### flow/design.v
module tpumac
    #(parameter BITS_AB=8,
    parameter BITS_C=16)
    (
    input clk, rst_n, WrEn, en,
    input signed [BITS_AB-1:0] Ain,
    input signed [BITS_AB-1:0] Bin,
    input signed [BITS_C-1:0] Cin,
    output reg signed [BITS_AB-1:0] Aout,
    output reg signed [BITS_AB-1:0] Bout,
    output reg signed [BITS_C-1:0] Cout
    );
    logic signed [BITS_C-1:0] AxB, CPAB;
    always_ff @(posedge clk, negedge rst_n) begin
        if (!rst_n) begin
            Aout <= 0;
            Bout <= 0;
        end else if (en) begin
            Aout <= Ain;
            Bout <= Bin;
        end
    end
    always_ff @(posedge clk, negedge rst_n) begin
        if (!rst_n) begin
            Cout <= 0;
        end else if (WrEn) begin
            Cout <= Cin;
        end else if (en) begin
            Cout <= CPAB;
        end 
    end
    always_comb begin
        AxB = Ain * Bin;
        CPAB = AxB + Cout;
    end
endmodule
module systolic_array
#(
parameter BITS = 8,
parameter DIM = 32
)
(
input clk,rst_n,en,
input [DIM-1:0][BITS-1:0] A,
input [DIM-1:0][BITS-1:0] B,
output [DIM-1:0][DIM-1:0][BITS*2-1:0] Cout
);
logic [DIM-1:0][DIM-1:0][BITS-1:0] MACAin, MACBin, MACAout, MACBout;
logic [DIM-1:0][DIM-1:0][BITS*2-1:0] MACCout;
assign Cout = MACCout;
genvar gi, gj;
generate
    for (gi = 0 ; gi < DIM ; gi++) begin : row
        for (gj = 0 ; gj < DIM ; gj++) begin : col
            tpumac #(.BITS_AB(BITS), .BITS_C(BITS*2)) iDUT (
                .clk(clk), .rst_n(rst_n), .WrEn(1'b0), .en(en),
                .Ain(MACAin[gi][gj]), .Bin(MACBin[gi][gj]), .Cin({(BITS*2){1'b0}}),
                .Aout(MACAout[gi][gj]), .Bout(MACBout[gi][gj]), .Cout(MACCout[gi][gj])
            );
        end
    end
endgenerate
always_comb begin : ABCManager
    for (int i = 0 ; i < DIM ; i++) begin
        MACAin[i][0] = A[i];
        MACBin[0][i] = B[i];
    end
    for (int i = 0 ; i < DIM ; i++) begin
        for (int j = 1 ; j < DIM ; j++) begin
            MACAin[i][j] = MACAout[i][j-1];
        end
    end
    for (int i = 1 ; i < DIM ; i++) begin
        for (int j = 0 ; j < DIM ; j++) begin
            MACBin[i][j] = MACBout[i-1][j]; 
        end
    end
end
endmodule
module layoutA
#(
    parameter BITS = 8,  
    parameter DIM = 32  
)
(
    input [DIM-1:0][DIM-1:0][BITS-1:0] INA,
    input [$clog2(DIM):0] m, n, 
    output logic [DIM-1:0][DIM*2-2:0][BITS-1:0] OUTA
);
always_comb begin : ConnectionsA
    for (int row = 0 ; row < DIM ; row++) begin
        for (int col = 0 ; col < DIM*2-1 ; col++) begin
            if (col >= DIM*2-1-n-row && col <= DIM*2-2-row && row < m) begin
                OUTA[row][col] = INA[row][DIM*2-2-col-row];
            end else begin
                OUTA[row][col] = 0;
            end
        end
    end
end
endmodule
module layoutB
#(
    parameter BITS = 8,  
    parameter DIM = 32  
)
(
    input [DIM-1:0][DIM-1:0][BITS-1:0] INB,
    input [$clog2(DIM):0] n, p, 
    output logic [DIM*2-2:0][DIM-1:0][BITS-1:0] OUTB
);
always_comb begin : ConnectionsB
    for (int row = 0 ; row < DIM ; row++) begin
        for (int col = 0 ; col < DIM*2-1 ; col++) begin
            if (col >= DIM*2-1-n-row && col <= DIM*2-2-row && row < p) begin
                OUTB[col][row] = INB[DIM*2-2-col-row][row];
            end else begin
                OUTB[col][row] = 0;
            end
        end
    end
end
endmodule
module MATMUL 
#(
    parameter BITS = 8,  
    parameter DIM = 32  
)
(
    input clk, rst_n, en,
    input [$clog2(DIM):0] m, n, p,
    input [DIM-1:0][DIM-1:0][BITS-1:0] matrixDataA,
    input [DIM-1:0][DIM-1:0][BITS-1:0] matrixDataB,
    output logic [DIM-1:0][DIM-1:0][BITS-1:0] dataOut,
    output logic done
);
logic [$clog2(DIM*4):0] count;
logic [DIM-1:0][BITS-1:0] Ain, Bin;
logic [DIM-1:0][DIM-1:0][BITS*2-1:0] Cout;
logic [DIM-1:0][DIM*2-2:0][BITS-1:0] OUTA;
logic [DIM*2-2:0][DIM-1:0][BITS-1:0] OUTB;
layoutA #(.BITS(BITS), .DIM(DIM))
LayoutADUT (.INA(matrixDataA),.m(m),.n(n),.OUTA(OUTA));
layoutB #(.BITS(BITS), .DIM(DIM))
LayoutBDUT (.INB(matrixDataB),.n(n),.p(p),.OUTB(OUTB));
systolic_array #(.BITS(BITS), .DIM(DIM))
SysArrayDUT (.clk(clk), .rst_n(rst_n), .en(en), .A(Ain), .B(Bin), .Cout(Cout));
always @(posedge clk, negedge rst_n) begin
    if (!rst_n) begin
        count <= 0;
    end else if (done) begin
        count <= 0;
    end else if (en == 1) begin
        count <= count + 1;
    end
end
always_comb begin : DataFeeder
    for (int i = 0 ; i < DIM ; i++) begin
        if (count <= DIM*2-2) begin
            Ain[i] = OUTA[i][DIM*2-2-count];
            Bin[i] = OUTB[DIM*2-2-count][i];
        end else begin
            Ain[i] = 0;
            Bin[i] = 0;
        end
    end
    for (int i = 0 ; i < DIM ; i++) begin
        for (int j = 0 ; j < DIM ; j++) begin
            dataOut[i][j] = Cout[i][j] >> BITS;  
        end
    end
end
always_comb begin : howdone
    done = count == m+n+p-2 ? 1 : 0;
end
endmodule
module matmul_top
#(
    parameter BITS = 8,
    parameter DIM = 4
)
(
    input clk, rst_n, en,
    input [$clog2(DIM):0] m, n, p,
    input [DIM*DIM*BITS-1:0] mat_a,
    input [DIM*DIM*BITS-1:0] mat_b,
    output [DIM*DIM*BITS-1:0] mat_c,
    output done
);
MATMUL #(.BITS(BITS), .DIM(DIM)) u_matmul (
    .clk(clk), .rst_n(rst_n), .en(en),
    .m(m), .n(n), .p(p),
    .matrixDataA(mat_a), .matrixDataB(mat_b),
    .dataOut(mat_c), .done(done)
);
endmodule
### flow/run.sh
#!/bin/bash
# the make line also repeats each setting of config.mk as NAME=value (left out here)
make -C /OpenROAD-flow-scripts/flow DESIGN_CONFIG=/design/flow/config.mk WORK_HOME=/design/flow/orfs CLKGATE_MAP_FILE= finish
### flow/config.mk
export PLATFORM = sky130hd
export DESIGN_NAME = matmul_top
export DESIGN_NICKNAME = matmul_top
export VERILOG_FILES = /design/flow/design.v
export SDC_FILE = /design/flow/constraint.sdc
export NUM_CORES = 4
export LEC_CHECK = 0
export ABC_AREA = 1
export CAP_MARGIN = 20
export CELL_PAD_IN_SITES_DETAIL_PLACEMENT = 0
export CORE_MARGIN = 2
export CORE_UTILIZATION = 49
export CTS_CLUSTER_SIZE = 28
export GPL_ROUTABILITY_DRIVEN = 0
export PLACE_DENSITY_LB_ADDON = 0.26
export SLEW_MARGIN = 10
### flow/constraint.sdc
create_clock -name core_clock -period 8.89 [get_ports {clk}]
set_input_delay 1.7780 -clock core_clock [delete_from_list [all_inputs] [get_ports {clk}]]
set_output_delay 1.7780 -clock core_clock [all_outputs]
set_load 0.01 [all_outputs]
==> impl_metrics.py, run 1 <==
# Generated from Yosys and OpenROAD reports
metrics = {
    "critical_path": {
        "critical-path-slowest-cell": "fa_1",
        "cp_num_cells": 34,
        "cp_top_family": "adder cells",
        "reg2reg_from": "u_matmul.count[0]$_DFFE_PN0P_",
        "crit_path_start": "n[1]",
        "r2r_cells": 32,
        "worstSetupStartpointType": "input pin",
        "cp_num_buf_inv": 11,
        "crit_end": "u_matmul.SysArrayDUT.row[2].col[0].iDUT.Cout[13]$_DFFE_PN0P_",
        "critPathArrivalTime_ps": 9030,
        "slowest_delay_ps": 520,
        "crit_path_frequent_cell": "inv_1",
        "ff2ff_setup_slack_ps": 550,
        "endpoint_kind": "flop",
        "cp_max_fo": 6,
        "cp.required_ps": 9460,
        "critical_path_class": "in -> reg",
        "rr_endpoint": "u_matmul.SysArrayDUT.row[1].col[0].iDUT.Cout[14]$_DFFE_PN0P_",
    },
    "pwr": {
        "p_seq_share_pct": 13.7,
        "clkPwrFrac_pct": 9.4,
        "p_clk_mw": 2.83,
        "p_leak_nw": 44.4,
        "combPwrFrac_pct": 76.8,
        "peakVddDrop_mv": 0.377,
        "intPower_mw": 13.4,
        "power_top_consumer": "combinational cells",
        "power_switching_mw": 16.6,
        "powerComb_mw": 23.0,
        "seq-power_mw": 4.11,
        "cellPowerDensity_nw_per_um2": 367,
        "switching_share_pct": 55.3,
    },
    "cts": {
        "cts_hold_buf": 0,
        "cts_buffer_depth": 3,
        "clk_pin_slew_ps": 60,
        "cts_setup_buffers": 0,
        "cts_sinks": 453,
        "cts_htree_levels": 2,
        "cts_tree": "yes",
        "clk_latency_ps": 740,
        "cts-buffers-inserted": 61,
        "cts_root_buffer": "clkbuf_16",
    },
    "sta": {
        "fin_crit_sh_pct": 95.1,
        "holdWs_ps": 481,
        "min_period_ps": 8460,
        "fmax_mhz": 118,
        "hold_viol": 0,
        "maxSlewViolCount": 0,
        "tightest_slew_ps": 995,
        "skew_ps": 105,
        "relSlewSlack_pct": 33.4,
        "setup_viol": 0,
        "rsz0062_at_grt": "false",
    },
    "floorplanning": {
        "io_pins": 397,
        "fp.dieW_um": 390,
        "rows": 141,
        "die_h_um": 390,
        "dieArea_um2": 152000,
        "core_um2": 148000,
        "fp_util_pct": 49.4,
    },
    "min_path": {
        "min_path_cells": 2,
        "hold_path_class": "reg -> reg",
        "min_from": "u_matmul.SysArrayDUT.row[2].col[1].iDUT.Cout[0]$_DFFE_PN0P_",
        "holdPathEnd": "u_matmul.SysArrayDUT.row[2].col[1].iDUT.Cout[0]$_DFFE_PN0P_",
    },
    "job": {
        "warnings": 76,
        "max_cap_violations": 0,
    },
    "yosys": {
        "synth-edff-count": 0,
        "ys_chip_area_um2": 73100,
        "synthCells": 9315,
        "logic_family": "adder cells",
        "mux_share_pct": 0,
        "synth_top_flop_cell": "dfrtp_1",
        "syn_nets": 11300,
        "ys_seq_share_pct": 15.5,
        "synth_area_um2": 73100,
        "top_area_share_pct": 31.2,
        "ys_sh_aoi_pct": 8.00,
        "xor_share_pct": 3.44,
        "yosysTopAreaCell": "fa_1",
        "top_cells_by_area": "fa_1, dfrtp_1, nand2_1",
        "ys_ff": 453,
        "ys_types": 52,
        "yosys-top-cells-count": "nand2_1, inv_1, fa_1",
        "yosysMostFrequentCell": "nand2_1",
        "syn_avg_cell_area_um2": 7.85,
        "post_synth_fa_ha_maj_area_fraction_pct": 41.8,
        "simple_gate_share_pct": 17.4,
        "yosys_cells": 9315,
        "ys_warn_count": 17,
        "async_flop_share_pct": 100,
    },
    "detailed_routing": {
        "wirelength_mm": 214,
        "dr.first_iter.drc_count": 5392,
        "dr_total_vias": 60800,
        "drt_first_pass_iters": 8,
        "drc": 0,
        "wl_per_cell_um": 18.6,
        "avgViaCountPerCell": 5.28,
        "antenna_left": 0,
    },
    "cells_and_area": {
        "fin_nets": 11600,
        "syn_to_final_growth_pct": 11.6,
        "instances_no_fill": 11500,
    },
    "placement": {
        "hpwlAfterDp_mm": 174,
        "io_buffers": 396,
        "dp.cells": 11400,
    },
    "grt": {
        "grt_overflow": 0,
        "grt_pass1_wl_mm": 347,
        "first_global_vias": 63400,
        "grtUsageTotal_pct": 29.0,
        "grt_antenna_before_repair": 8,
        "grt_max_degree": 188,
    },
    "outcome": {
        "status": "timing/DRC/antenna clean",
    },
}
-- final cells by class --
type	instances	area, um2
fillers	13500	66400
clock buffers	76	1660
clock inverters	36	653
flip-flops and latches	453	11300
multi-input cells	6298	51700
diodes	6	15.0
repair buffers	662	6070
well taps	1930	2410
inverters	2068	7770
-- layer usage --
layer | vias to the layer above | part of all wire, % | wire length, um | track usage [%]
met3 | 599 | 8.2 | 17600 | 6.04
li1 | 28400 | - | - | -
met2 | 2319 | 46 | 98500 | 46.9
met1 | 29500 | 40 | 86000 | 37.2
met5 | - | 0.017 | 36 | 0
met4 | 6 | 5.7 | 12300 | 13.9
-- repair_timing --
action | CTS | global route
endpoints found under the setup margin | 0 | 5
resized | 0 | 5
endpoints found under the hold margin | 0 | 0
-- through the flow --
stage          utilization, %  total power, mW  setup slack, ps  area [um2]  setup TNS (ps)
6_report                 55.1             29.9              433       81600               0
5_1_grt                  55.1             33.3             12.5       81600               0
4_1_cts                  55.1             29.8              605       81600               0
3_5_place_dp             53.5             26.7             -136       79200            -381
3_3_place_gp             53.5             26.1            -93.5       79200            -149
2_1_floorplan               -             20.0              524       73100               0
==> run 2, diff against run 1 <==
Settings changed: ABC_AREA 1 to unset, CELL_PAD_IN_SITES_DETAIL_PLACEMENT 0 to unset, CORE_UTILIZATION 49 to 65, CTS_CLUSTER_SIZE 28 to unset, GPL_ROUTABILITY_DRIVEN 0 to unset, HOLD_SLACK_MARGIN set to -0.09, PLACE_DENSITY_LB_ADDON 0.26 to unset, SLEW_MARGIN 10 to 20.
Clock period 8.89 ns to 5.19 ns, I/O delays scaled along.
==> run 2 against run 1 <==
  * Synthesized cell count down 15%
  * Die size down 23%
  * The run now fails in global routing (5_1_grt)
  * Synthesized area up 1.3%
==> impl_metrics.py, run 2 <==
# Auto-generated metrics
metrics = {
    "yosys": {
        "ys_warn_count": 17,
        "top_cells_by_area": "fa_1, dfrtp_1, ha_1",
        "yosysMostFrequentCell": "inv_1",
        "mux_share_pct": 4.36,
        "top_area_share_pct": 30.8,
        "ys_ff": 453,
        "simple_gate_share_pct": 13.9,
        "syn_avg_cell_area_um2": 9.39,
        "ys_seq_share_pct": 15.3,
        "yosys-top-cells-count": "inv_1, fa_1, nand2_1",
        "logic_family": "adder cells",
        "synth-edff-count": 0,
        "ys_types": 107,
        "synthCells": 7896,
        "yosys_cells": 7896,
        "xor_share_pct": 3.77,
        "synth_top_flop_cell": "dfrtp_1",
        "async_flop_share_pct": 100,
        "ys_chip_area_um2": 74100,
        "ys_sh_aoi_pct": 11.1,
        "yosysTopAreaCell": "fa_1",
        "syn_nets": 9920,
        "post_synth_fa_ha_maj_area_fraction_pct": 41.2,
        "synth_area_um2": 74100,
    },
    "grt": {
        "grt_overflow": 3427,
        "grtUsageTotal_pct": 90.2,
    },
    "placement": {
        "hpwlAfterDp_mm": 243,
        "io_buffers": 396,
        "gp_congestion": 1.13,
    },
    "floorplanning": {
        "io_pins": 397,
        "fp_util_pct": 65.7,
        "dieArea_um2": 117000,
        "rows": 123,
        "die_h_um": 342,
        "core_um2": 113000,
        "fp.dieW_um": 342,
    },
    "cts": {
        "cts_root_buffer": "clkbuf_16",
        "cts_sinks": 453,
        "cts_hold_buf": 0,
        "cts-buffers-inserted": 56,
        "cts_buffer_depth": 3,
        "cts_htree_levels": 2,
    },
    "outcome": {
        "error_line": "[ERROR GRT-0116] Global routing finished with congestion. Check the congestion regions in the DRC Viewer.",
        "lastStage": "global routing (5_1_grt)",
        "status": "stopped before the end",
    },
}
run 2: timing repair:
item	CTS
gates resized	963
pin swaps	428
cloned	2
setup endpoints to repair	136
setup buffers	256
run 2: through the flow:
step	area [um2]	TNS, ps	setup slack [ps]	hold WS [ps]	cells
global placement	88100	-244390	-3360	465	10500
floorplan	75200	-134780	-2250	443	7896
CTS	96000	-129870	-2220	360	10800
detailed placement	88100	-268140	-3490	455	10500
run 2: metal layers:
layer  GRT overflow  GRT usage (%)
met1             97           86.2
met5             22           53.7
met4           1001           95.5
met3            152           77.7
met2           2155            106
==> run 3, diff against run 2 <==
Settings changed: CAP_MARGIN 20 to 35, CELL_PAD_IN_SITES_DETAIL_PLACEMENT set to 2, CORE_ASPECT_RATIO set to 1.82, CORE_MARGIN 2 to 9, CORE_UTILIZATION 65 to 60, CTS_CLUSTER_DIAMETER set to 280, GPL_ROUTABILITY_DRIVEN set to 1, HOLD_SLACK_MARGIN -0.09 to -0.02, PLACE_DENSITY_LB_ADDON set to 0.21, SETUP_SLACK_MARGIN set to -0.31, TNS_END_PERCENT set to 90.
Clock period 5.19 ns to 6.83 ns, I/O delays scaled along.
==> run 3 against run 2 <==
  * The flow stops in detailed placement (3_5_place_dp)
  * Die size up 17%
  * Synthesized cell count unchanged
  * Synthesized area unchanged
==> impl_metrics.py, run 3 <==
# Auto-generated metrics
metrics = {
    "outcome": {
        "status": "stopped before the end",
        "lastStage": "detailed placement (3_5_place_dp)",
        "error_line": "[ERROR DPL-0033] detailed placement checks failed during check placement.",
    },
    "yosys": {
        "yosysMostFrequentCell": "inv_1",
        "post_synth_fa_ha_maj_area_fraction_pct": 41.2,
        "top_cells_by_area": "fa_1, dfrtp_1, ha_1",
        "syn_avg_cell_area_um2": 9.39,
        "synth-edff-count": 0,
        "async_flop_share_pct": 100,
        "ys_ff": 453,
        "top_area_share_pct": 30.8,
        "ys_types": 107,
        "simple_gate_share_pct": 13.9,
        "yosys-top-cells-count": "inv_1, fa_1, nand2_1",
        "logic_family": "adder cells",
        "synthCells": 7896,
        "yosys_cells": 7896,
        "synth_area_um2": 74100,
        "xor_share_pct": 3.77,
        "ys_seq_share_pct": 15.3,
        "syn_nets": 9920,
        "ys_warn_count": 17,
        "ys_chip_area_um2": 74100,
        "yosysTopAreaCell": "fa_1",
        "synth_top_flop_cell": "dfrtp_1",
        "mux_share_pct": 4.36,
        "ys_sh_aoi_pct": 11.1,
    },
    "floorplanning": {
        "die_h_um": 492,
        "dieArea_um2": 137000,
        "io_pins": 397,
        "fp_util_pct": 60.6,
        "core_um2": 122000,
        "fp.dieW_um": 279,
        "rows": 173,
    },
    "placement": {
        "gp_congestion": 1.17,
        "io_buffers": 396,
    },
}
[run 3: stage by stage]
stage,setup TNS (ps),area (um2)
2_1_floorplan,-31810,74900
3_3_place_gp,-126790,86700
==> run 4, diff against run 3 <==
Settings changed: CAP_MARGIN 35 to 10, CELL_PAD_IN_SITES_DETAIL_PLACEMENT 2 to unset, CELL_PAD_IN_SITES_GLOBAL_PLACEMENT set to 3, CORE_ASPECT_RATIO 1.82 to 1.22, CORE_MARGIN 9 to 6, CORE_UTILIZATION 60 to 40, CTS_CLUSTER_DIAMETER 280 to unset, HOLD_SLACK_MARGIN -0.02 to 0.29, MAX_ROUTING_LAYER set to met4, MIN_ROUTING_LAYER set to met2, PLACE_DENSITY_LB_ADDON 0.21 to 0.08, SETUP_SLACK_MARGIN -0.31 to unset, SLEW_MARGIN 20 to 15, TNS_END_PERCENT 90 to 95.
Clock period 6.83 ns to 14.3 ns, I/O delays scaled along.
==> run 4 against run 3 <==
  * Now clean on timing, DRC and antenna
  * Synthesized cell count is the same
  * Die size grew 43%
  * Synthesized area is the same
==> impl_metrics.py, run 4 <==
# Generated from Yosys and OpenROAD reports
metrics = {
    "yosys": {
        "logic_family": "adder cells",
        "ys_types": 107,
        "yosys-top-cells-count": "inv_1, fa_1, nand2_1",
        "top_cells_by_area": "fa_1, dfrtp_1, ha_1",
        "ys_chip_area_um2": 74100,
        "simple_gate_share_pct": 13.9,
        "synth-edff-count": 0,
        "synthCells": 7896,
        "yosys_cells": 7896,
        "xor_share_pct": 3.77,
        "mux_share_pct": 4.36,
        "ys_warn_count": 17,
        "synth_top_flop_cell": "dfrtp_1",
        "syn_nets": 9920,
        "top_area_share_pct": 30.8,
        "ys_ff": 453,
        "synth_area_um2": 74100,
        "syn_avg_cell_area_um2": 9.39,
        "async_flop_share_pct": 100,
        "yosysMostFrequentCell": "inv_1",
        "ys_sh_aoi_pct": 11.1,
        "yosysTopAreaCell": "fa_1",
        "ys_seq_share_pct": 15.3,
        "post_synth_fa_ha_maj_area_fraction_pct": 41.2,
    },
    "sta": {
        "hold_viol": 0,
        "fin_crit_sh_pct": 83.0,
        "setup_viol": 0,
        "skew_ps": 76.6,
        "fmax_mhz": 84.3,
        "holdWs_ps": 469,
        "maxSlewViolCount": 0,
        "fin_tns_setup_ps": 0,
        "min_period_ps": 11860,
        "relSlewSlack_pct": 4.47,
        "tightest_slew_ps": 1430,
        "rsz0062_at_grt": "false",
    },
    "pwr": {
        "peakVddDrop_mv": 0.327,
        "p_seq_share_pct": 13.7,
        "p_leak_nw": 39.7,
        "switching_share_pct": 57.3,
        "power_top_consumer": "combinational cells",
        "cellPowerDensity_nw_per_um2": 245,
        "clkPwrFrac_pct": 8.3,
        "powerComb_mw": 15.7,
        "intPower_mw": 8.57,
        "seq-power_mw": 2.75,
        "p_clk_mw": 1.67,
        "combPwrFrac_pct": 78.0,
        "power_switching_mw": 11.5,
    },
    "grt": {
        "grt_pass1_wl_mm": 411,
        "first_global_vias": 91000,
        "grt_max_degree": 153,
        "grt_overflow": 0,
        "grt_antenna_before_repair": 12,
        "grtUsageTotal_pct": 43.3,
    },
    "critical_path": {
        "r2r_cells": 29,
        "cp_max_fo": 16,
        "ff2ff_setup_slack_ps": 2530,
        "cp_num_cells": 27,
        "cp.required_ps": 14870,
        "crit_path_start": "n[0]",
        "slowest_delay_ps": 1220,
        "cp_top_family": "AND-OR/OR-AND gates",
        "critical-path-slowest-cell": "a221oi_1",
        "rr_endpoint": "u_matmul.SysArrayDUT.row[2].col[0].iDUT.Cout[14]$_DFFE_PN0P_",
        "endpoint_kind": "flop",
        "cp_num_buf_inv": 5,
        "crit_end": "u_matmul.SysArrayDUT.row[2].col[0].iDUT.Cout[14]$_DFFE_PN0P_",
        "critical_path_class": "in -> reg",
        "worstSetupStartpointType": "input pin",
        "critPathArrivalTime_ps": 12430,
        "reg2reg_from": "u_matmul.count[1]$_DFFE_PN0P_",
    },
    "cts": {
        "cts_buffer_depth": 3,
        "clk_latency_ps": 740,
        "cts_hold_buf": 0,
        "cts-buffers-inserted": 60,
        "cts_setup_buffers": 0,
        "cts_sinks": 453,
        "cts_tree": "yes",
        "clk_pin_slew_ps": 60,
        "cts_htree_levels": 2,
        "cts_root_buffer": "clkbuf_16",
        "cts_resized": 0,
    },
    "floorplanning": {
        "fp_util_pct": 40.2,
        "fp.dieW_um": 402,
        "dieArea_um2": 196000,
        "io_pins": 397,
        "die_h_um": 487,
        "core_um2": 184000,
        "rows": 174,
    },
    "cells_and_area": {
        "fill_cells": 18300,
        "syn_to_final_growth_pct": 10.8,
        "fin_nets": 9992,
    },
    "placement": {
        "io_buffers": 396,
        "hpwlAfterDp_mm": 212,
        "gp_congestion": 1.13,
    },
    "min_path": {
        "holdPathEnd": "u_matmul.SysArrayDUT.row[0].col[2].iDUT.Cout[15]$_DFFE_PN0P_",
        "min_path_cells": 1,
        "hold_path_class": "reg -> reg",
        "min_from": "u_matmul.SysArrayDUT.row[0].col[2].iDUT.Cout[15]$_DFFE_PN0P_",
    },
    "detailed_routing": {
        "dr_total_vias": 78300,
        "antenna_left": 0,
        "wirelength_mm": 275,
        "drt_first_pass_iters": 15,
        "wl_per_cell_um": 26.1,
        "dr.first_iter.drc_count": 13400,
        "avgViaCountPerCell": 7.42,
        "drc": 0,
    },
    "job": {
        "max_cap_violations": 0,
        "warnings": 70,
    },
    "outcome": {
        "status": "timing/DRC/antenna clean",
    },
}
-- run 4: cell type report --
cell class / count / area (um2) / area share [%]
tap: 2464 / 3080 / 3.76
clock inverter: 41 / 508 / 0.619
timing repair buffer: 513 / 4900 / 5.97
sequential: 453 / 11300 / 13.8
clock buffer: 71 / 1600 / 1.95
antenna: 69 / 173 / 0.210
multi-input combinational: 5562 / 55300 / 67.4
inverter: 1378 / 5170 / 6.30
-- run 4: per-layer routing --
metal	up-vias	track usage [%]	wire length, um
met1	28600	-	0
met4	0	12.4	27900
met5	-	-	0
met2	22000	51.0	141000
li1	25600	-	-
met3	2131	53.0	107000
-- run 4: metrics by stage --
stage               utilization (%)  total power, mW  area [um2]  worst slack [ps]  std cells
floorplan                         -             12.7       74100              3600       7896
global placement               43.3             17.5       79700              2270      10400
detailed placement             43.3             17.6       79700              2260      10400
CTS                            44.4             19.4       81800              3020      10500
global route                   44.5             21.9       82000              2210      10500
finish                         44.6             20.1       82100              2440      10600
==> run 5, diff against run 4 <==
Settings changed: CAP_MARGIN 10 to 20, CELL_PAD_IN_SITES_DETAIL_PLACEMENT set to 1, CORE_ASPECT_RATIO 1.22 to 0.75, CORE_UTILIZATION 40 to 71, CTS_CLUSTER_DIAMETER set to 31, CTS_CLUSTER_SIZE set to 39, GPL_ROUTABILITY_DRIVEN 1 to 0, GPL_TIMING_DRIVEN set to 0, HOLD_SLACK_MARGIN 0.29 to unset, PLACE_DENSITY_LB_ADDON 0.08 to 0.07, SLEW_MARGIN 15 to 20, TNS_END_PERCENT 95 to 90.
Clock period 14.3 ns to 13.4 ns, I/O delays scaled along.
==> run 5 against run 4 <==
  * Die size down 43%
  * Synthesized area did not move
  * Synthesized cell count is the same
  * The run now fails in global placement without I/O (3_1_place_gp_skip_io)
==> impl_metrics.py, run 5 <==
# Auto-generated metrics
metrics = {
    "floorplanning": {
        "dieArea_um2": 112000,
        "die_h_um": 292,
        "core_um2": 103000,
        "fp_util_pct": 71.7,
        "fp.dieW_um": 385,
        "rows": 102,
    },
    "yosys": {
        "ys_sh_aoi_pct": 11.1,
        "post_synth_fa_ha_maj_area_fraction_pct": 41.2,
        "xor_share_pct": 3.77,
        "syn_nets": 9920,
        "ys_ff": 453,
        "yosys-top-cells-count": "inv_1, fa_1, nand2_1",
        "yosysMostFrequentCell": "inv_1",
        "mux_share_pct": 4.36,
        "syn_avg_cell_area_um2": 9.39,
        "ys_warn_count": 17,
        "async_flop_share_pct": 100,
        "synthCells": 7896,
        "synth-edff-count": 0,
        "ys_chip_area_um2": 74100,
        "synth_area_um2": 74100,
        "yosys_cells": 7896,
        "top_cells_by_area": "fa_1, dfrtp_1, ha_1",
        "logic_family": "adder cells",
        "ys_types": 107,
        "top_area_share_pct": 30.8,
        "yosysTopAreaCell": "fa_1",
        "simple_gate_share_pct": 13.9,
        "ys_seq_share_pct": 15.3,
        "synth_top_flop_cell": "dfrtp_1",
    },
    "outcome": {
        "lastStage": "global placement without I/O (3_1_place_gp_skip_io)",
        "error_line": "[ERROR FLW-0024] Place density exceeds 1.0 (current PLACE_DENSITY_LB_ADDON =  0.07). Please check if the value of  PLACE_DENSITY_LB_ADDON is between 0 and 0.99.",
        "status": "stopped before the end",
    },
}
==> run 6, diff against run 5 <==
Settings changed: ABC_AREA set to 0, CELL_PAD_IN_SITES_DETAIL_PLACEMENT 1 to 0, CELL_PAD_IN_SITES_GLOBAL_PLACEMENT 3 to unset, CORE_ASPECT_RATIO 0.75 to unset, CORE_MARGIN 6 to 2, CORE_UTILIZATION 71 to 57, CTS_CLUSTER_DIAMETER 31 to unset, CTS_CLUSTER_SIZE 39 to unset, GPL_TIMING_DRIVEN 0 to unset, MAX_ROUTING_LAYER met4 to unset, MIN_ROUTING_LAYER met2 to unset, PLACE_DENSITY_LB_ADDON 0.07 to unset, SETUP_SLACK_MARGIN set to -0.11, TNS_END_PERCENT 90 to unset.
Clock period 13.4 ns to 6.82 ns, I/O delays scaled along.
==> run 6 against run 5 <==
  * The layout now fails its checks (setup timing)
  * Die size increased by 18%
  * Synthesized area unchanged
  * Synthesized cell count unchanged
==> impl_metrics.py, run 6 <==
# Generated from Yosys and OpenROAD reports
metrics = {
    "outcome": {
        "status": "failed layout checks",
        "check.faults": "setup timing",
    },
    "cts": {
        "cts_tree": "yes",
        "cts_buffer_depth": 3,
        "cts_hold_buf": 0,
        "cts_root_buffer": "clkbuf_16",
        "clk_pin_slew_ps": 60,
        "cts-buffers-inserted": 58,
        "cts_sinks": 453,
        "cts_htree_levels": 2,
        "clk_latency_ps": 700,
    },
    "yosys": {
        "top_cells_by_area": "fa_1, dfrtp_1, ha_1",
        "ys_seq_share_pct": 15.3,
        "yosysMostFrequentCell": "inv_1",
        "synth-edff-count": 0,
        "ys_ff": 453,
        "syn_nets": 9920,
        "yosys_cells": 7896,
        "async_flop_share_pct": 100,
        "ys_sh_aoi_pct": 11.1,
        "synthCells": 7896,
        "syn_avg_cell_area_um2": 9.39,
        "logic_family": "adder cells",
        "post_synth_fa_ha_maj_area_fraction_pct": 41.2,
        "yosys-top-cells-count": "inv_1, fa_1, nand2_1",
        "synth_area_um2": 74100,
        "simple_gate_share_pct": 13.9,
        "xor_share_pct": 3.77,
        "top_area_share_pct": 30.8,
        "ys_chip_area_um2": 74100,
        "ys_warn_count": 17,
        "mux_share_pct": 4.36,
        "synth_top_flop_cell": "dfrtp_1",
        "yosysTopAreaCell": "fa_1",
        "ys_types": 107,
    },
    "grt": {
        "top_usage_layer": "met2",
        "first_global_vias": 65100,
        "grt_use_met2_pct": 57.8,
        "grt_antenna_before_repair": 14,
        "met1_usage_pct": 46.0,
        "grt_max_degree": 130,
        "grtUsageTotal_pct": 36.3,
        "grt_pass1_wl_mm": 371,
        "grt_overflow": 0,
        "grt_use_met3_pct": 9.41,
    },
    "critical_path": {
        "slowest_delay_ps": 550,
        "reg2reg_from": "u_matmul.count[0]$_DFFE_PN0P_",
        "cp_max_fo": 7,
        "endpoint_kind": "flop",
        "ff2ff_setup_slack_ps": -620,
        "crit_path_start": "n[1]",
        "crit_end": "u_matmul.SysArrayDUT.row[2].col[0].iDUT.Cout[15]$_DFFE_PN0P_",
        "crit_path_frequent_cell": "fa_1",
        "worstSetupStartpointType": "input pin",
        "cp.required_ps": 7370,
        "critical_path_class": "in -> reg",
        "rr_endpoint": "u_matmul.SysArrayDUT.row[2].col[0].iDUT.Cout[15]$_DFFE_PN0P_",
        "cp_num_cells": 25,
        "critPathArrivalTime_ps": 8100,
        "r2r_cells": 32,
        "cp_num_buf_inv": 5,
        "critical-path-slowest-cell": "fa_1",
        "cp_top_family": "adder cells",
    },
    "sta": {
        "rsz0062_at_grt": "true",
        "fin_ws_ps": -732,
        "relSlewSlack_pct": 31.5,
        "fmax_mhz": 132,
        "fin_crit_sh_pct": 111,
        "maxSlewViolCount": 0,
        "skew_ps": 43.4,
        "holdWs_ps": 483,
        "min_period_ps": 7550,
        "tightest_slew_ps": 1020,
        "hold_viol": 0,
        "setup_viol": 51,
    },
    "min_path": {
        "hold_path_class": "reg -> reg",
        "holdPathEnd": "u_matmul.SysArrayDUT.row[0].col[2].iDUT.Cout[15]$_DFFE_PN0P_",
        "min_path_cells": 1,
        "min_from": "u_matmul.SysArrayDUT.row[0].col[2].iDUT.Cout[15]$_DFFE_PN0P_",
    },
    "placement": {
        "hpwlAfterDp_mm": 186,
        "io_buffers": 396,
    },
    "pwr": {
        "peakVddDrop_mv": 0.554,
        "total_power_mw": 47.8,
        "intPower_mw": 23.7,
        "power_switching_mw": 24.1,
        "p_clk_mw": 3.44,
        "p_seq_share_pct": 11.6,
        "clkPwrFrac_pct": 7.2,
        "p_leak_nw": 45.0,
        "powerComb_mw": 38.9,
        "cellPowerDensity_nw_per_um2": 524,
        "seq-power_mw": 5.54,
        "power_top_consumer": "combinational cells",
        "combPwrFrac_pct": 81.2,
        "switching_share_pct": 50.4,
    },
    "detailed_routing": {
        "avgViaCountPerCell": 5.78,
        "dr_total_vias": 61800,
        "wl_per_cell_um": 21.9,
        "antenna_left": 0,
        "dr.first_iter.drc_count": 5271,
        "drt_first_pass_iters": 14,
        "drc": 0,
        "wirelength_mm": 235,
    },
    "cells_and_area": {
        "post-route-util_pct": 70.5,
        "fill_cells": 10100,
        "fin_nets": 10900,
        "syn_to_final_growth_pct": 23.1,
    },
    "floorplanning": {
        "fp.dieW_um": 365,
        "die_h_um": 365,
        "rows": 132,
        "io_pins": 397,
        "dieArea_um2": 133000,
        "fp_util_pct": 57.3,
        "core_um2": 129000,
    },
    "job": {
        "warnings": 71,
        "max_cap_violations": 0,
    },
}
-- run 6: area by class of cell --
class / count / area, um2 / area share, %
Multi-Input combinational cell: 5562 / 57700 / 63.2
Timing Repair Buffer: 1443 / 12700 / 14.0
Sequential cell: 453 / 11300 / 12.4
Inverter: 1378 / 5190 / 5.69
Tap cell: 1742 / 2180 / 2.39
Clock buffer: 68 / 1530 / 1.68
Clock inverter: 41 / 557 / 0.610
Antenna cell: 12 / 30.0 / 0.0329
-- run 6: per-stage QoR --
step / TNS, ps / cell area [um2] / cells / worst slack, ps
finish: -21040 / 91200 / 10700 / -732
global route: -29450 / 91200 / 10700 / -900
CTS: -15810 / 89900 / 10700 / -603
detailed placement: -129400 / 86100 / 10500 / -2180
global placement: -125250 / 86100 / 10500 / -2140
floorplan: -32910 / 74900 / 7896 / -997
-- run 6: repair_timing --
| action | CTS | global route |
|---|---|---|
| gates resized | 282 | 218 |
| cloned | 3 | 0 |
| endpoints found under the setup margin | 72 | 60 |
| buffers inserted | 56 | 45 |
| pin swaps | 160 | 179 |
| endpoints found under the hold margin | 0 | 0 |
-- run 6: per-layer routing --
layer / routed length (um) / vias up
met5: 23 / -
met4: 14900 / 4
met3: 20300 / 830
met2: 107000 / 2529
met1: 92100 / 30900
li1: - / 27500
==> run 7, diff against run 6 <==
Settings changed: ABC_AREA 0 to unset, CAP_MARGIN 20 to 0, CELL_PAD_IN_SITES_DETAIL_PLACEMENT 0 to unset, CORE_UTILIZATION 57 to 72, CTS_CLUSTER_DIAMETER set to 296, CTS_CLUSTER_SIZE set to 96, GPL_ROUTABILITY_DRIVEN 0 to unset, PLACE_DENSITY set to 0.43, SETUP_SLACK_MARGIN -0.11 to -0.59, TNS_END_PERCENT set to 5.
Clock period 6.82 ns to 6.17 ns, I/O delays scaled along.
==> run 7 against run 6 <==
  * The flow now stops in global routing (5_1_grt)
  * Die size shrank 21%
  * Synthesized area unchanged
  * Synthesized cell count is the same
==> impl_metrics.py, run 7 <==
# Auto-generated metrics
metrics = {
    "outcome": {
        "status": "stopped before the end",
        "lastStage": "global routing (5_1_grt)",
        "error_line": "[ERROR GRT-0116] Global routing finished with congestion. Check the congestion regions in the DRC Viewer.",
    },
    "floorplanning": {
        "io_pins": 397,
        "fp_util_pct": 72.7,
        "die_h_um": 325,
        "rows": 117,
        "dieArea_um2": 106000,
        "core_um2": 102000,
        "fp.dieW_um": 325,
    },
    "yosys": {
        "synth-edff-count": 0,
        "yosys_cells": 7896,
        "synthCells": 7896,
        "ys_types": 107,
        "top_cells_by_area": "fa_1, dfrtp_1, ha_1",
        "post_synth_fa_ha_maj_area_fraction_pct": 41.2,
        "ys_sh_aoi_pct": 11.1,
        "yosysMostFrequentCell": "inv_1",
        "ys_chip_area_um2": 74100,
        "synth_top_flop_cell": "dfrtp_1",
        "ys_ff": 453,
        "async_flop_share_pct": 100,
        "logic_family": "adder cells",
        "synth_area_um2": 74100,
        "xor_share_pct": 3.77,
        "simple_gate_share_pct": 13.9,
        "yosys-top-cells-count": "inv_1, fa_1, nand2_1",
        "top_area_share_pct": 30.8,
        "ys_warn_count": 17,
        "syn_avg_cell_area_um2": 9.39,
        "yosysTopAreaCell": "fa_1",
        "ys_seq_share_pct": 15.3,
        "syn_nets": 9920,
        "mux_share_pct": 4.36,
    },
    "cts": {
        "cts_buffer_depth": 3,
        "cts-buffers-inserted": 9,
        "cts_htree_levels": 1,
        "cts_root_buffer": "clkbuf_16",
        "cts_sinks": 453,
    },
    "placement": {
        "pre_cts_slack_ps": -2960,
        "place_area_um2": 86200,
        "gp_congestion": 1.17,
        "hpwlAfterDp_mm": 231,
        "io_buffers": 396,
    },
    "grt": {
        "grt_overflow": 195,
        "grtUsageTotal_pct": 76.1,
    },
}
[run 7: routing by layer]
| layer | global-route usage [%] | overflow |
|---|---|---|
| met3 | 57.7 | 3 |
| met5 | 25.8 | 1 |
| met1 | 76.3 | 2 |
| met2 | 93.9 | 101 |
| met4 | 78.3 | 88 |
[run 7: metrics by stage]
step / cells / hold slack, ps
floorplan: 7896 / 443
global placement: 10200 / 478
detailed placement: 10200 / 471
CTS: 10200 / 507
[run 7: timing repair]
action,CTS
endpoints found under the setup margin,79
hold buffers,0
cloned,1
gates resized,233
setup buffers,18
pin swaps,93
==> run 8, diff against run 7 <==
Settings changed: ABC_AREA set to 1, CAP_MARGIN 0 to 20, CELL_PAD_IN_SITES_DETAIL_PLACEMENT set to 0, CORE_UTILIZATION 72 to 70, CTS_CLUSTER_DIAMETER 296 to unset, CTS_CLUSTER_SIZE 96 to 61, GPL_ROUTABILITY_DRIVEN set to 0, HOLD_SLACK_MARGIN set to -0.08, MAX_ROUTING_LAYER set to met4, PLACE_DENSITY 0.43 to unset, SETUP_SLACK_MARGIN -0.59 to 1.14, TNS_END_PERCENT 5 to unset.
Clock period 6.17 ns to 7.19 ns, I/O delays scaled along.
==> run 8 against run 7 <==
  * Die size is 1.5% higher
  * Synthesized area decreased by 1.3%
  * Synthesized cell count is 18% higher
  * The layout now fails its checks (setup timing)
==> impl_metrics.py, run 8 <==
# Generated from Yosys and OpenROAD reports
metrics = {
    "critical_path": {
        "slowest_delay_ps": 710,
        "crit_end": "u_matmul.SysArrayDUT.row[1].col[0].iDUT.Cout[14]$_DFFE_PN0P_",
        "rr_endpoint": "u_matmul.SysArrayDUT.row[1].col[0].iDUT.Cout[14]$_DFFE_PN0P_",
        "critPathArrivalTime_ps": 8190,
        "r2r_cells": 35,
        "cp.required_ps": 7820,
        "endpoint_kind": "flop",
        "cp_max_fo": 8,
        "ff2ff_setup_slack_ps": -190,
        "worstSetupStartpointType": "input pin",
        "reg2reg_from": "u_matmul.count[0]$_DFFE_PN0P_",
        "crit_path_frequent_cell": "nand2_1",
        "cp_num_buf_inv": 7,
        "crit_path_start": "n[1]",
        "cp_num_cells": 38,
        "cp_top_family": "adder cells",
        "critical_path_class": "in -> reg",
        "critical-path-slowest-cell": "fa_1",
    },
    "floorplanning": {
        "fp.dieW_um": 327,
        "io_pins": 397,
        "core_um2": 104000,
        "fp_util_pct": 70.6,
        "die_h_um": 327,
        "rows": 118,
        "dieArea_um2": 107000,
    },
    "cells_and_area": {
        "fin_nets": 12100,
        "syn_to_final_growth_pct": 21.9,
        "logic_area_um2": 55900,
        "fill_cells": 5745,
        "regArea_um2": 11300,
        "fin_area_um2": 89200,
    },
    "pwr": {
        "seq-power_mw": 5.02,
        "intPower_mw": 22.5,
        "power_switching_mw": 26.3,
        "switching_share_pct": 53.9,
        "p_seq_share_pct": 10.3,
        "clkPwrFrac_pct": 6.5,
        "powerComb_mw": 40.6,
        "combPwrFrac_pct": 83.3,
        "p_clk_mw": 3.15,
        "cellPowerDensity_nw_per_um2": 547,
        "p_leak_nw": 47.3,
        "peakVddDrop_mv": 0.732,
        "power_top_consumer": "combinational cells",
    },
    "sta": {
        "relSlewSlack_pct": 30.4,
        "min_period_ps": 7560,
        "fmax_mhz": 132,
        "rsz0062_at_grt": "true",
        "skew_ps": 57.8,
        "hold_viol": 0,
        "maxSlewViolCount": 0,
        "fin_ws_ps": -369,
        "fin_crit_sh_pct": 105,
        "fin_tns_setup_ps": -3640,
        "setup_viol": 16,
        "tightest_slew_ps": 1040,
    },
    "yosys": {
        "ys_ff": 453,
        "ys_warn_count": 17,
        "synthCells": 9315,
        "async_flop_share_pct": 100,
        "mux_share_pct": 0,
        "syn_avg_cell_area_um2": 7.85,
        "xor_share_pct": 3.44,
        "synth_area_um2": 73100,
        "ys_types": 52,
        "yosys-top-cells-count": "nand2_1, inv_1, fa_1",
        "ys_seq_share_pct": 15.5,
        "ys_chip_area_um2": 73100,
        "ys_sh_aoi_pct": 8.00,
        "synth_top_flop_cell": "dfrtp_1",
        "syn_nets": 11300,
        "top_area_share_pct": 31.2,
        "simple_gate_share_pct": 17.4,
        "post_synth_fa_ha_maj_area_fraction_pct": 41.8,
        "synth-edff-count": 0,
        "yosys_cells": 9315,
        "yosysTopAreaCell": "fa_1",
        "yosysMostFrequentCell": "nand2_1",
        "top_cells_by_area": "fa_1, dfrtp_1, nand2_1",
        "logic_family": "adder cells",
    },
    "grt": {
        "grt_antenna_before_repair": 7,
        "grt_max_degree": 176,
        "grt_pass1_wl_mm": 368,
        "first_global_vias": 70000,
        "grtUsageTotal_pct": 45.4,
        "grt_overflow": 0,
    },
    "detailed_routing": {
        "wl_per_cell_um": 21.5,
        "dr_total_vias": 68700,
        "drt_first_pass_iters": 22,
        "wirelength_mm": 247,
        "dr.first_iter.drc_count": 8988,
        "avgViaCountPerCell": 5.98,
        "antenna_left": 0,
        "drc": 0,
    },
    "job": {
        "warnings": 77,
        "max_cap_violations": 0,
    },
    "cts": {
        "cts_tree": "yes",
        "cts_htree_levels": 2,
        "cts-buffers-inserted": 56,
        "clk_latency_ps": 700,
        "cts_sinks": 453,
        "cts_buffer_depth": 3,
        "cts_hold_buf": 0,
        "cts_root_buffer": "clkbuf_16",
        "clk_pin_slew_ps": 70,
    },
    "min_path": {
        "hold_path_class": "reg -> reg",
        "holdPathEnd": "u_matmul.SysArrayDUT.row[3].col[3].iDUT.Cout[0]$_DFFE_PN0P_",
        "min_path_cells": 2,
        "min_from": "u_matmul.SysArrayDUT.row[3].col[3].iDUT.Cout[0]$_DFFE_PN0P_",
    },
    "placement": {
        "io_buffers": 396,
        "hpwlAfterDp_mm": 173,
        "place_area_um2": 82000,
    },
    "outcome": {
        "status": "failed layout checks",
        "check.faults": "setup timing",
    },
}
[run 8: final cells by class]
cell class / instances / share of cell area, %
repair buffers: 1172 / 11.7
multi-input cells: 6299 / 62.7
clock inverters: 29 / 0.471
clock buffers: 73 / 1.76
well taps: 1380 / 1.94
inverters: 2068 / 8.77
flip-flops and latches: 453 / 12.7
diodes: 8 / 0.0224
[run 8: timing repair]
action                                  in CTS  in global routing
pin swaps                                  311                280
endpoints found under the setup margin      84                 84
setup buffers                               92                 53
gates resized                              521                506
cloned                                       2                  0
[run 8: metrics by stage]
step | std cells | setup slack [ps] | hold slack [ps] | utilization [%] | total power, mW
after floorplan | 9315 | -81.5 | 448 | - | 25.4
after global placement | 11200 | -1000 | 460 | 79.1 | 34.8
after detailed placement | 11200 | -1100 | 472 | 79.1 | 36.1
after CTS | 11400 | 261 | 488 | 83.8 | 42.8
after global routing | 11500 | -593 | 518 | 86.0 | 52.1
final | 11500 | -369 | 481 | 86.0 | 48.8
[run 8: routing by layer]
layer	global-route usage [%]	part of all wire, %
met2	69.7	46
met5	-	0
met4	28.4	9.3
met3	13.2	12
met1	52.8	33
==> run 9, diff against run 8 <==
Settings changed: CELL_PAD_IN_SITES_DETAIL_PLACEMENT 0 to unset, CORE_ASPECT_RATIO set to 1.61, CORE_UTILIZATION 70 to 30, CTS_CLUSTER_DIAMETER set to 83, CTS_CLUSTER_SIZE 61 to unset, GPL_ROUTABILITY_DRIVEN 0 to unset, GPL_TIMING_DRIVEN set to 0, HOLD_SLACK_MARGIN -0.08 to unset, MAX_ROUTING_LAYER met4 to unset, PLACE_DENSITY set to 0.48, SETUP_SLACK_MARGIN 1.14 to 0.28, SLEW_MARGIN 20 to 0, TNS_END_PERCENT set to 45.
Clock period 7.19 ns to 9.56 ns, I/O delays scaled along.
==> run 9 against run 8 <==
  * The run now finishes clean
  * Synthesized cell count is the same
  * Wire length grew 23%
  * Total power shrank 40%
  * Synthesized area is the same
  * Core utilization shrank 51 points
  * Hold slack gained 2.1 ps
  * Combinational power shrank 42%
  * Die size grew 130%
  * Critical endpoint is now u_matmul.SysArrayDUT.row[0].col[0].iDUT.Cout[14]$_DFFE_PN0P_
  * Highest routed layer is now met5
==> impl_metrics.py, run 9 <==
# Generated from Yosys and OpenROAD reports
metrics = {
    "pwr": {
        "clkPwrFrac_pct": 8.4,
        "power_switching_mw": 17.0,
        "p_clk_mw": 2.45,
        "combPwrFrac_pct": 80.5,
        "cellPowerDensity_nw_per_um2": 346,
        "power_top_consumer": "combinational cells",
        "total_power_mw": 29.3,
        "intPower_mw": 12.2,
        "p_seq_share_pct": 11.1,
        "switching_share_pct": 58.2,
        "p_leak_nw": 44.7,
        "peakVddDrop_mv": 0.182,
        "seq-power_mw": 3.26,
        "powerComb_mw": 23.6,
    },
    "min_path": {
        "min_path_cells": 2,
        "min_from": "u_matmul.SysArrayDUT.row[2].col[0].iDUT.Cout[0]$_DFFE_PN0P_",
        "holdPathEnd": "u_matmul.SysArrayDUT.row[2].col[0].iDUT.Cout[0]$_DFFE_PN0P_",
        "hold_path_class": "reg -> reg",
    },
    "yosys": {
        "synthCells": 9315,
        "syn_nets": 11300,
        "simple_gate_share_pct": 17.4,
        "ys_types": 52,
        "ys_chip_area_um2": 73100,
        "top_area_share_pct": 31.2,
        "ys_sh_aoi_pct": 8.00,
        "synth-edff-count": 0,
        "syn_avg_cell_area_um2": 7.85,
        "synth_area_um2": 73100,
        "yosys-top-cells-count": "nand2_1, inv_1, fa_1",
        "xor_share_pct": 3.44,
        "yosysMostFrequentCell": "nand2_1",
        "ys_warn_count": 17,
        "synth_top_flop_cell": "dfrtp_1",
        "ys_ff": 453,
        "async_flop_share_pct": 100,
        "yosysTopAreaCell": "fa_1",
        "ys_seq_share_pct": 15.5,
        "post_synth_fa_ha_maj_area_fraction_pct": 41.8,
        "yosys_cells": 9315,
        "top_cells_by_area": "fa_1, dfrtp_1, nand2_1",
        "logic_family": "adder cells",
        "mux_share_pct": 0,
    },
    "critical_path": {
        "cp.required_ps": 10110,
        "slowest_delay_ps": 660,
        "cp_num_cells": 32,
        "crit_path_start": "m[2]",
        "crit_end": "u_matmul.SysArrayDUT.row[0].col[0].iDUT.Cout[14]$_DFFE_PN0P_",
        "critical-path-slowest-cell": "clkdlybuf4s50_1",
        "r2r_cells": 38,
        "critical_path_class": "in -> reg",
        "reg2reg_from": "u_matmul.count[0]$_DFFE_PN0P_",
        "cp_top_family": "adder cells",
        "endpoint_kind": "flop",
        "cp_num_buf_inv": 7,
        "critPathArrivalTime_ps": 9530,
        "rr_endpoint": "u_matmul.SysArrayDUT.row[1].col[0].iDUT.Cout[14]$_DFFE_PN0P_",
        "worstSetupStartpointType": "input pin",
        "cp_max_fo": 9,
        "ff2ff_setup_slack_ps": 620,
    },
    "detailed_routing": {
        "drt_first_pass_iters": 6,
        "dr_total_vias": 62900,
        "drc": 0,
        "wirelength_mm": 305,
        "dr.first_iter.drc_count": 3790,
        "antenna_left": 0,
        "wl_per_cell_um": 23.2,
        "avgViaCountPerCell": 4.79,
    },
    "placement": {
        "hpwlAfterDp_mm": 260,
        "io_buffers": 396,
        "place_area_um2": 81700,
        "pre_cts_slack_ps": -2160,
        "gp_congestion": 1.05,
    },
    "sta": {
        "fin_crit_sh_pct": 93.9,
        "tightest_slew_ps": 1250,
        "skew_ps": 33.3,
        "relSlewSlack_pct": 16.7,
        "hold_viol": 0,
        "fmax_mhz": 111,
        "min_period_ps": 8980,
        "rsz0062_at_grt": "false",
        "setup_viol": 0,
        "fin_tns_setup_ps": 0,
        "fin_ws_ps": 581,
        "maxSlewViolCount": 0,
    },
    "floorplanning": {
        "die_h_um": 631,
        "dieArea_um2": 248000,
        "rows": 230,
        "core_um2": 243000,
        "fp.dieW_um": 393,
        "io_pins": 397,
        "fp_util_pct": 30.1,
    },
    "cells_and_area": {
        "syn_to_final_growth_pct": 15.6,
        "logic_area_um2": 52100,
        "fin_area_um2": 84600,
        "regArea_um2": 11300,
        "post-route-util_pct": 34.8,
        "fill_cells": 25800,
        "fin_nets": 11900,
    },
    "cts": {
        "cts_buffer_depth": 3,
        "clk_pin_slew_ps": 70,
        "cts-buffers-inserted": 56,
        "cts_hold_buf": 0,
        "cts_root_buffer": "clkbuf_16",
        "cts_sinks": 453,
        "clk_latency_ps": 710,
        "cts_htree_levels": 2,
        "cts_tree": "yes",
    },
    "outcome": {
        "status": "timing/DRC/antenna clean",
    },
    "job": {
        "warnings": 67,
        "max_cap_violations": 0,
    },
    "grt": {
        "grt_antenna_before_repair": 21,
        "grtUsageTotal_pct": 24.8,
        "grt_max_degree": 103,
        "first_global_vias": 68100,
        "grt_overflow": 0,
        "grt_pass1_wl_mm": 448,
    },
}
==> run 9: final cells by class <==
type / count / area share [%]
Timing Repair Buffer: 457 / 5.59
Tap cell: 3248 / 4.81
Multi-Input combinational cell: 6298 / 61.6
Sequential cell: 453 / 13.4
Buffer: 496 / 2.93
Clock buffer: 73 / 1.84
Antenna cell: 5 / 0.0148
Clock inverter: 32 / 0.559
Inverter: 2068 / 9.21
==> run 9: repair_timing <==
| action | in CTS | in global routing |
|---|---|---|
| endpoints found under the setup margin | 68 | 36 |
| setup buffers | 7 | 15 |
| pin swaps | 8 | 12 |
| gates resized | 99 | 108 |
==> run 9: per-stage QoR <==
| stage | hold slack [ps] | cells |
|---|---|---|
| 3_5_place_dp | 469 | 13000 |
| 5_1_grt | 493 | 13100 |
| 6_report | 483 | 13100 |
| 4_1_cts | 483 | 13100 |
| 3_3_place_gp | 462 | 13000 |
| 2_1_floorplan | 448 | 9315 |
==> run 9: layer usage <==
metal | up-vias | part of all wire (%) | track usage [%]
met3 | 611 | 3.7 | 2.37
met1 | 31500 | 35 | 26.0
met2 | 1759 | 53 | 46.2
met5 | - | 0.0079 | 0
li1 | 29000 | - | -
met4 | 4 | 8.6 | 17.1
==> run 10, diff against run 9 <==
Settings changed: ABC_AREA 1 to unset, CORE_ASPECT_RATIO 1.61 to unset, CORE_UTILIZATION 30 to 40, CTS_CLUSTER_DIAMETER 83 to unset, GPL_TIMING_DRIVEN 0 to unset, PLACE_DENSITY 0.48 to 0.6, SETUP_SLACK_MARGIN 0.28 to unset, SLEW_MARGIN 0 to 20, TNS_END_PERCENT 45 to unset.
Clock period 9.56 ns to 7.76 ns, I/O delays scaled along.
==> run 10 against run 9 <==
  * Now fails the layout checks on setup timing
  * Core utilization increased by 15 points
  * Die size decreased by 24%
  * Sequential share of layout area fell by 1.0 points
  * Via count is 2.6% lower
  * Non-clock buffer count grew 462
  * Total power is 44% higher
  * First-iteration DRC count is 13% higher
  * Sequential power increased by 53%
  * Clock skew up 5.5 ps
  * Synthesized area increased by 1.3%
  * Critical path type unchanged
  * Highest routed layer unchanged
==> impl_metrics.py, run 10 <==
# Generated from Yosys and OpenROAD reports
metrics = {
    "pwr": {
        "p_seq_share_pct": 11.8,
        "power_switching_mw": 21.7,
        "power_top_consumer": "combinational cells",
        "p_clk_mw": 3.06,
        "clkPwrFrac_pct": 7.2,
        "switching_share_pct": 51.3,
        "powerComb_mw": 34.2,
        "seq-power_mw": 4.99,
        "p_leak_nw": 44.9,
        "intPower_mw": 20.6,
        "peakVddDrop_mv": 0.495,
        "combPwrFrac_pct": 80.9,
        "cellPowerDensity_nw_per_um2": 461,
    },
    "sta": {
        "min_period_ps": 7800,
        "hold_viol": 0,
        "rsz0062_at_grt": "true",
        "fmax_mhz": 128,
        "relSlewSlack_pct": 33.4,
        "tightest_slew_ps": 1000,
        "skew_ps": 38.8,
        "maxSlewViolCount": 0,
        "fin_crit_sh_pct": 101,
        "holdWs_ps": 507,
        "setup_viol": 2,
        "fin_ws_ps": -41.4,
    },
    "critical_path": {
        "cp.required_ps": 8320,
        "cp_max_fo": 8,
        "crit_end": "u_matmul.SysArrayDUT.row[3].col[0].iDUT.Cout[15]$_DFFE_PN0P_",
        "cp_num_buf_inv": 9,
        "crit_path_start": "n[1]",
        "reg2reg_from": "u_matmul.count[0]$_DFFE_PN0P_",
        "critPathArrivalTime_ps": 8360,
        "ff2ff_setup_slack_ps": 110,
        "slowest_delay_ps": 510,
        "cp_top_family": "adder cells",
        "critical-path-slowest-cell": "fa_1",
        "r2r_cells": 29,
        "rr_endpoint": "u_matmul.SysArrayDUT.row[1].col[0].iDUT.Cout[13]$_DFFE_PN0P_",
        "cp_num_cells": 29,
        "worstSetupStartpointType": "input pin",
        "crit_path_frequent_cell": "fa_1",
        "critical_path_class": "in -> reg",
        "endpoint_kind": "flop",
    },
    "placement": {
        "pre_cts_slack_ps": -1520,
        "gp_congestion": 1.06,
        "hpwlAfterDp_mm": 213,
        "io_buffers": 396,
    },
    "outcome": {
        "check.faults": "setup timing",
        "status": "failed layout checks",
    },
    "yosys": {
        "synth_area_um2": 74100,
        "ys_ff": 453,
        "ys_chip_area_um2": 74100,
        "syn_avg_cell_area_um2": 9.39,
        "yosys-top-cells-count": "inv_1, fa_1, nand2_1",
        "yosysMostFrequentCell": "inv_1",
        "post_synth_fa_ha_maj_area_fraction_pct": 41.2,
        "yosys_cells": 7896,
        "yosysTopAreaCell": "fa_1",
        "syn_nets": 9920,
        "top_area_share_pct": 30.8,
        "mux_share_pct": 4.36,
        "synth_top_flop_cell": "dfrtp_1",
        "synthCells": 7896,
        "ys_warn_count": 17,
        "ys_seq_share_pct": 15.3,
        "ys_types": 107,
        "synth-edff-count": 0,
        "top_cells_by_area": "fa_1, dfrtp_1, ha_1",
        "logic_family": "adder cells",
        "simple_gate_share_pct": 13.9,
        "ys_sh_aoi_pct": 11.1,
        "xor_share_pct": 3.77,
        "async_flop_share_pct": 100,
    },
    "detailed_routing": {
        "drt_first_pass_iters": 7,
        "wirelength_mm": 260,
        "antenna_left": 0,
        "dr_total_vias": 61200,
        "drc": 0,
        "dr.first_iter.drc_count": 4274,
        "avgViaCountPerCell": 5.38,
        "wl_per_cell_um": 22.9,
    },
    "min_path": {
        "hold_path_class": "reg -> reg",
        "holdPathEnd": "u_matmul.SysArrayDUT.row[0].col[2].iDUT.Cout[15]$_DFFE_PN0P_",
        "min_from": "u_matmul.SysArrayDUT.row[0].col[2].iDUT.Cout[15]$_DFFE_PN0P_",
        "min_path_cells": 1,
    },
    "cts": {
        "clk_latency_ps": 700,
        "cts-buffers-inserted": 60,
        "cts_buffer_depth": 3,
        "cts_hold_buf": 0,
        "cts_tree": "yes",
        "clk_pin_slew_ps": 70,
        "cts_htree_levels": 2,
        "cts_sinks": 453,
        "cts_root_buffer": "clkbuf_16",
    },
    "floorplanning": {
        "fp.dieW_um": 434,
        "dieArea_um2": 189000,
        "core_um2": 184000,
        "die_h_um": 434,
        "io_pins": 397,
        "fp_util_pct": 40.4,
        "rows": 157,
    },
    "grt": {
        "first_global_vias": 64900,
        "grt_pass1_wl_mm": 400,
        "grt_max_degree": 144,
        "grt_antenna_before_repair": 10,
        "grt_overflow": 0,
        "grtUsageTotal_pct": 28.0,
    },
    "job": {
        "warnings": 72,
        "max_cap_violations": 0,
    },
    "cells_and_area": {
        "syn_to_final_growth_pct": 23.6,
        "fin_nets": 10900,
    },
}
## run 10: repair_timing
item,in CTS,in global routing
gates cloned,0,2
buffers inserted,33,68
resized,128,282
pin swaps,52,179
endpoints found under the setup margin,56,42
## run 10: layer usage
metal  GRT usage [%]  wire (um)  vias up
li1                -          -    27500
met1            37.4     111000    31200
met2            45.4     120000     1957
met3            4.22      16400      523
met4            11.4      13300        2
met5               0          8        -
## run 10: layout make-up
cell class | count | area (um2)
antenna | 2 | 5.00
clock buffer | 72 | 1600
clock inverter | 37 | 534
fill | 17200 | 92000
inverter | 1378 | 5180
multi-input combinational | 5562 | 57300
sequential | 453 | 11300
tap | 2464 | 3080
timing repair buffer | 1415 | 12600
## run 10: stage by stage
stage	setup TNS, ps	util [%]	power (mW)	instance area [um2]	instances
after global routing	-1710	49.9	45.9	91600	11400
after floorplan	-1470	-	23.9	74700	7896
final	-52.3	49.9	42.2	91600	11400
after global placement	-71690	47.3	36.4	86800	11200
after CTS	0	48.8	40.8	89700	11300
after detailed placement	-77570	47.3	36.9	86800	11200
==> run 11, diff against run 10 <==
Settings changed: CELL_PAD_IN_SITES_DETAIL_PLACEMENT set to 1, CELL_PAD_IN_SITES_GLOBAL_PLACEMENT set to 3, CORE_ASPECT_RATIO set to 0.75, CORE_MARGIN 2 to 6, CORE_UTILIZATION 40 to 17, CTS_CLUSTER_DIAMETER set to 31, CTS_CLUSTER_SIZE set to 39, GPL_ROUTABILITY_DRIVEN set to 0, GPL_TIMING_DRIVEN set to 0, MAX_ROUTING_LAYER set to met4, PLACE_DENSITY 0.6 to unset, PLACE_DENSITY_LB_ADDON set to 0.07, SETUP_SLACK_MARGIN set to 2.0, TNS_END_PERCENT set to 90.
Clock period 7.76 ns to 13.4 ns, I/O delays scaled along.
==> run 11 against run 10 <==
  * Now clean on timing, DRC and antenna
  * Via count increased by 0.77%
  * Critical path depth decreased by 1
  * Synthesized cell count unchanged
  * Cell count increased by 28%
  * Core utilization decreased by 28 points
  * Cell area increased by 2.3%
  * Sequential share of layout area decreased by 0.29 points
  * Die size increased by 140%
  * Total power decreased by 37%
  * Critical path type unchanged
==> impl_metrics.py, run 11 <==
# Generated from Yosys and OpenROAD reports
metrics = {
    "detailed_routing": {
        "avgViaCountPerCell": 4.25,
        "wl_per_cell_um": 28.3,
        "wirelength_mm": 412,
        "drt_first_pass_iters": 6,
        "dr.first_iter.drc_count": 4133,
        "dr_total_vias": 61700,
        "drc": 0,
        "antenna_left": 0,
    },
    "grt": {
        "grtUsageTotal_pct": 18.6,
        "met1_usage_pct": 27.9,
        "grt_overflow": 0,
        "grt_pass1_wl_mm": 577,
        "grt_use_met3_pct": 3.22,
        "first_global_vias": 69000,
        "grt_use_met2_pct": 25.8,
        "top_usage_layer": "met1",
        "grt_antenna_before_repair": 79,
        "grt_max_degree": 77,
    },
    "cells_and_area": {
        "instances_no_fill": 14500,
        "syn_to_final_growth_pct": 26.5,
        "logic_area_um2": 55900,
        "fin_nets": 10600,
        "regArea_um2": 11300,
        "fin_area_um2": 93800,
        "fill_cells": 49900,
        "post-route-util_pct": 21.7,
    },
    "sta": {
        "fmax_mhz": 87.0,
        "setup_viol": 0,
        "skew_ps": 76.9,
        "tightest_slew_ps": 1250,
        "min_period_ps": 11500,
        "fin_ws_ps": 1900,
        "rsz0062_at_grt": "true",
        "maxSlewViolCount": 0,
        "fin_crit_sh_pct": 85.8,
        "hold_viol": 0,
        "holdWs_ps": 466,
        "relSlewSlack_pct": 15.7,
        "fin_tns_setup_ps": 0,
    },
    "critical_path": {
        "cp_max_fo": 10,
        "worstSetupStartpointType": "input pin",
        "slowest_delay_ps": 850,
        "reg2reg_from": "u_matmul.count[0]$_DFFE_PN0P_",
        "cp.required_ps": 14120,
        "critical_path_class": "in -> reg",
        "cp_num_cells": 28,
        "crit_path_start": "m[2]",
        "cp_num_buf_inv": 7,
        "endpoint_kind": "flop",
        "critical-path-slowest-cell": "clkbuf_1",
        "rr_endpoint": "u_matmul.SysArrayDUT.row[0].col[0].iDUT.Cout[13]$_DFFE_PN0P_",
        "crit_path_frequent_cell": "fa_1",
        "critPathArrivalTime_ps": 12210,
        "crit_end": "u_matmul.SysArrayDUT.row[2].col[0].iDUT.Cout[14]$_DFFE_PN0P_",
        "r2r_cells": 32,
        "cp_top_family": "AND-OR/OR-AND gates",
        "ff2ff_setup_slack_ps": 1960,
    },
    "cts": {
        "cts_buffer_depth": 4,
        "cts_tree": "yes",
        "clk_latency_ps": 860,
        "clk_pin_slew_ps": 40,
        "cts_hold_buf": 0,
        "cts_htree_levels": 4,
        "cts_root_buffer": "clkbuf_16",
        "cts-buffers-inserted": 179,
        "cts_sinks": 453,
    },
    "pwr": {
        "total_power_mw": 26.7,
        "power_top_consumer": "combinational cells",
        "clkPwrFrac_pct": 15.4,
        "switching_share_pct": 54.8,
        "p_seq_share_pct": 9.8,
        "combPwrFrac_pct": 74.8,
        "cellPowerDensity_nw_per_um2": 284,
        "intPower_mw": 12.0,
        "seq-power_mw": 2.60,
        "powerComb_mw": 20.0,
        "peakVddDrop_mv": 0.185,
        "p_leak_nw": 43.5,
        "p_clk_mw": 4.11,
        "power_switching_mw": 14.6,
    },
    "yosys": {
        "top_area_share_pct": 30.8,
        "yosysTopAreaCell": "fa_1",
        "post_synth_fa_ha_maj_area_fraction_pct": 41.2,
        "ys_seq_share_pct": 15.3,
        "syn_avg_cell_area_um2": 9.39,
        "xor_share_pct": 3.77,
        "ys_sh_aoi_pct": 11.1,
        "yosys-top-cells-count": "inv_1, fa_1, nand2_1",
        "synthCells": 7896,
        "ys_warn_count": 17,
        "synth_top_flop_cell": "dfrtp_1",
        "simple_gate_share_pct": 13.9,
        "synth-edff-count": 0,
        "logic_family": "adder cells",
        "syn_nets": 9920,
        "synth_area_um2": 74100,
        "ys_chip_area_um2": 74100,
        "yosysMostFrequentCell": "inv_1",
        "async_flop_share_pct": 100,
        "yosys_cells": 7896,
        "ys_types": 107,
        "mux_share_pct": 4.36,
        "top_cells_by_area": "fa_1, dfrtp_1, ha_1",
        "ys_ff": 453,
    },
    "floorplanning": {
        "fp.dieW_um": 774,
        "core_um2": 433000,
        "io_pins": 397,
        "rows": 209,
        "dieArea_um2": 452000,
        "die_h_um": 584,
        "fp_util_pct": 17.1,
    },
    "min_path": {
        "hold_path_class": "reg -> reg",
        "holdPathEnd": "u_matmul.SysArrayDUT.row[2].col[0].iDUT.Cout[15]$_DFFE_PN0P_",
        "min_path_cells": 1,
        "min_from": "u_matmul.SysArrayDUT.row[2].col[0].iDUT.Cout[15]$_DFFE_PN0P_",
    },
    "job": {
        "max_cap_violations": 0,
        "warnings": 59,
    },
    "outcome": {
        "status": "timing/DRC/antenna clean",
    },
    "placement": {
        "place_area_um2": 86800,
        "hpwlAfterDp_mm": 343,
        "dp.cells": 14200,
        "pre_cts_slack_ps": -1990,
        "io_buffers": 395,
    },
}
[run 11: cell type report]
| type | instances | share of cell area [%] |
|---|---|---|
| Antenna cell | 18 | 0.0480 |
| Inverter | 1378 | 5.53 |
| Multi-Input combinational cell | 5562 | 59.6 |
| Buffer | 503 | 2.84 |
| Tap cell | 5802 | 7.74 |
| Clock inverter | 59 | 0.911 |
| Timing Repair Buffer | 507 | 5.93 |
| Sequential cell | 453 | 12.1 |
| Clock buffer | 243 | 5.33 |
[run 11: what timing repair did]
action	4_1_cts	5_1_grt
resized	108	52
setup endpoints to repair	81	33
setup buffers	29	15
pin swaps	12	6
[run 11: metal layers]
metal  routed length, um  part of all wire (%)
met2              165000                    40
met4                9060                   2.2
met1              215000                    52
met5                   0                     0
met3               22700                   5.5
Power and IR drop assume default switching activity.
